Setup of amber:
// adc_mul
module adc_mul                   
(
    input  logic         clk_i,                                                
    input  logic         rst_i,                                                
    input  logic [11:0]  x_i,                                                  
    input  logic [11:0]  y_i,                                                  
    input  logic [11:0]  z_i,                                                  
    output logic [11:0]  fp_o                                                  
);
For scale: about 8300 cells after synthesis, about 150 flip-flops, about 54000 um^2 of cells after synthesis.
clock: 95.0 ns
lec_check: 0
abc_area: 1
cap_margin: 20
core_margin: 2
core_utilization: 40
cts_cluster_diameter: 127
hold_slack_margin: 0.19
slew_margin: 20
run.sh (not shown) runs the stock make flow with config.mk's settings and CLKGATE_MAP_FILE=.
amber completed end to end with timing, DRC and antenna clean.
Input-level comparison between xenon and amber:
# amber
export LEC_CHECK = 0
export ABC_AREA = 1
export CAP_MARGIN = 20
export CORE_MARGIN = 2
export CORE_UTILIZATION = 40
export CTS_CLUSTER_DIAMETER = 127
export HOLD_SLACK_MARGIN = 0.19
export SLEW_MARGIN = 20
create_clock -name core_clock -period 95.0 [get_ports {clk_i}]
# xenon
export LEC_CHECK = 0
export ABC_AREA = 1
export CAP_MARGIN = 20
export CORE_MARGIN = 2
export CORE_UTILIZATION = 58
export SLEW_MARGIN = 20
create_clock -name core_clock -period 77.7 [get_ports {clk_i}]
As of xenon, met2 wirelength from detailed routing had fallen by a few percent compared to amber.
On xenon: share of the core filled with cells is 21 points higher than what amber gave.
Total routed wirelength (xenon over amber): increase, 0.82%
Diff amber -> xenon | register-to-register slack | decrease of 4.05 ns
[xenon] global-route wire length before repair fell 1.8% relative to amber
Per the comparison of xenon with amber, fmax rose 2.2 MHz; final area rose 2.2%.
### xenon -> yarrow
# xenon
export LEC_CHECK = 0
export ABC_AREA = 1
export CAP_MARGIN = 20
export CORE_MARGIN = 2
export CORE_UTILIZATION = 58
export SLEW_MARGIN = 20
create_clock -name core_clock -period 77.7 [get_ports {clk_i}]
# yarrow
export LEC_CHECK = 0
export ABC_AREA = 1
export CAP_MARGIN = 15
export CORE_MARGIN = 2
export CORE_UTILIZATION = 72
export CTS_CLUSTER_DIAMETER = 215
export CTS_CLUSTER_SIZE = 22
export SLEW_MARGIN = 20
create_clock -name core_clock -period 80.5 [get_ports {clk_i}]
Notes after the runs:
Largest fanout of any net on the critical path, yarrow vs xenon: down by more than a quarter. On share of the core filled by cells before placement: between yarrow and xenon, it ends up lower for xenon. Reported for yarrow and xenon, area after synthesis turned out identical to the last digit. | routed metal-1 wire length | lower: yarrow |. From xenon to yarrow the numbers moved as follows: clock period minus final worst setup slack higher; non-clock buffer count in the final layout lower.
## Diff of input files: maple against yarrow
# yarrow
export LEC_CHECK = 0
export ABC_AREA = 1
export CAP_MARGIN = 15
export CORE_MARGIN = 2
export CORE_UTILIZATION = 72
export CTS_CLUSTER_DIAMETER = 215
export CTS_CLUSTER_SIZE = 22
export SLEW_MARGIN = 20
create_clock -name core_clock -period 80.5 [get_ports {clk_i}]
# maple
export LEC_CHECK = 0
export CAP_MARGIN = 20
export CORE_MARGIN = 2
export CORE_UTILIZATION = 67
export MAX_ROUTING_LAYER = met4
export SLEW_MARGIN = 20
create_clock -name core_clock -period 84.4 [get_ports {clk_i}]
--- outcome ---
Delta (maple minus yarrow): final critical-path required period now larger; core utilization now larger; number of non-filler instances in the completed layout now smaller.
yarrow ended up with met5 as its top layer reached by signal wires; maple ended up with met4.
Summary of yarrow and maple: one run falls short of a clean finish, namely maple.
What zinc does differently from maple at the input level:
# maple
export LEC_CHECK = 0
export CAP_MARGIN = 20
export CORE_MARGIN = 2
export CORE_UTILIZATION = 67
export MAX_ROUTING_LAYER = met4
export SLEW_MARGIN = 20
create_clock -name core_clock -period 84.4 [get_ports {clk_i}]
# zinc
export LEC_CHECK = 0
export CAP_MARGIN = 20
export CORE_MARGIN = 2
export CORE_UTILIZATION = 58
export SLEW_MARGIN = 20
create_clock -name core_clock -period 50.2 [get_ports {clk_i}]
--- outcome ---
[flow] zinc | stages: complete | final checks: fail | reason: setup timing
Measured against maple, the routed metal-1 wirelength of zinc comes out at 1.12 times the reference value.
Of the two values seen for top layer used by detailed routing, met4 was produced by maple and met5 by zinc.
Worst slew slack as a fraction of its limit in zinc is 5.4 points higher than in maple
In zinc, the slack of the critical path came out 34.70 ns below the value in maple.
Minimum period implied by the final worst setup slack: higher on zinc
Measured against zinc, the number of well taps of maple comes out at 0.838 times the reference value.
zinc reports a higher synthesis-to-finish area growth than maple does.
Going from maple to zinc, wire length of the first global-routing pass grows by 27000 um.
#### Input delta (cedar over zinc)
# zinc
export LEC_CHECK = 0
export CAP_MARGIN = 20
export CORE_MARGIN = 2
export CORE_UTILIZATION = 58
export SLEW_MARGIN = 20
create_clock -name core_clock -period 50.2 [get_ports {clk_i}]
# cedar
export LEC_CHECK = 0
export CAP_MARGIN = 20
export CORE_MARGIN = 2
export CORE_UTILIZATION = 58
export SLEW_MARGIN = 20
create_clock -name core_clock -period 81.2 [get_ports {clk_i}]
==> comparison <==
- Going from zinc to cedar, overall routed net length dropped 4900 um; global-route usage decreased 0.90 points.
- Summary — final design instance area without fill, cedar relative to zinc: lower, by about 1.7%.
- Compared with zinc, in cedar final critical-path required period fell 0.99 ns, mean area per synthesized cell held, setup slack at placement shows an increase of 31.50 ns.
- Period utilization came out lower on cedar than on zinc.
- Setup slack: cedar more than zinc
- Fmax: cedar above zinc
- cedar finished every stage; the final checks, however, were not passed, the failures being setup timing.
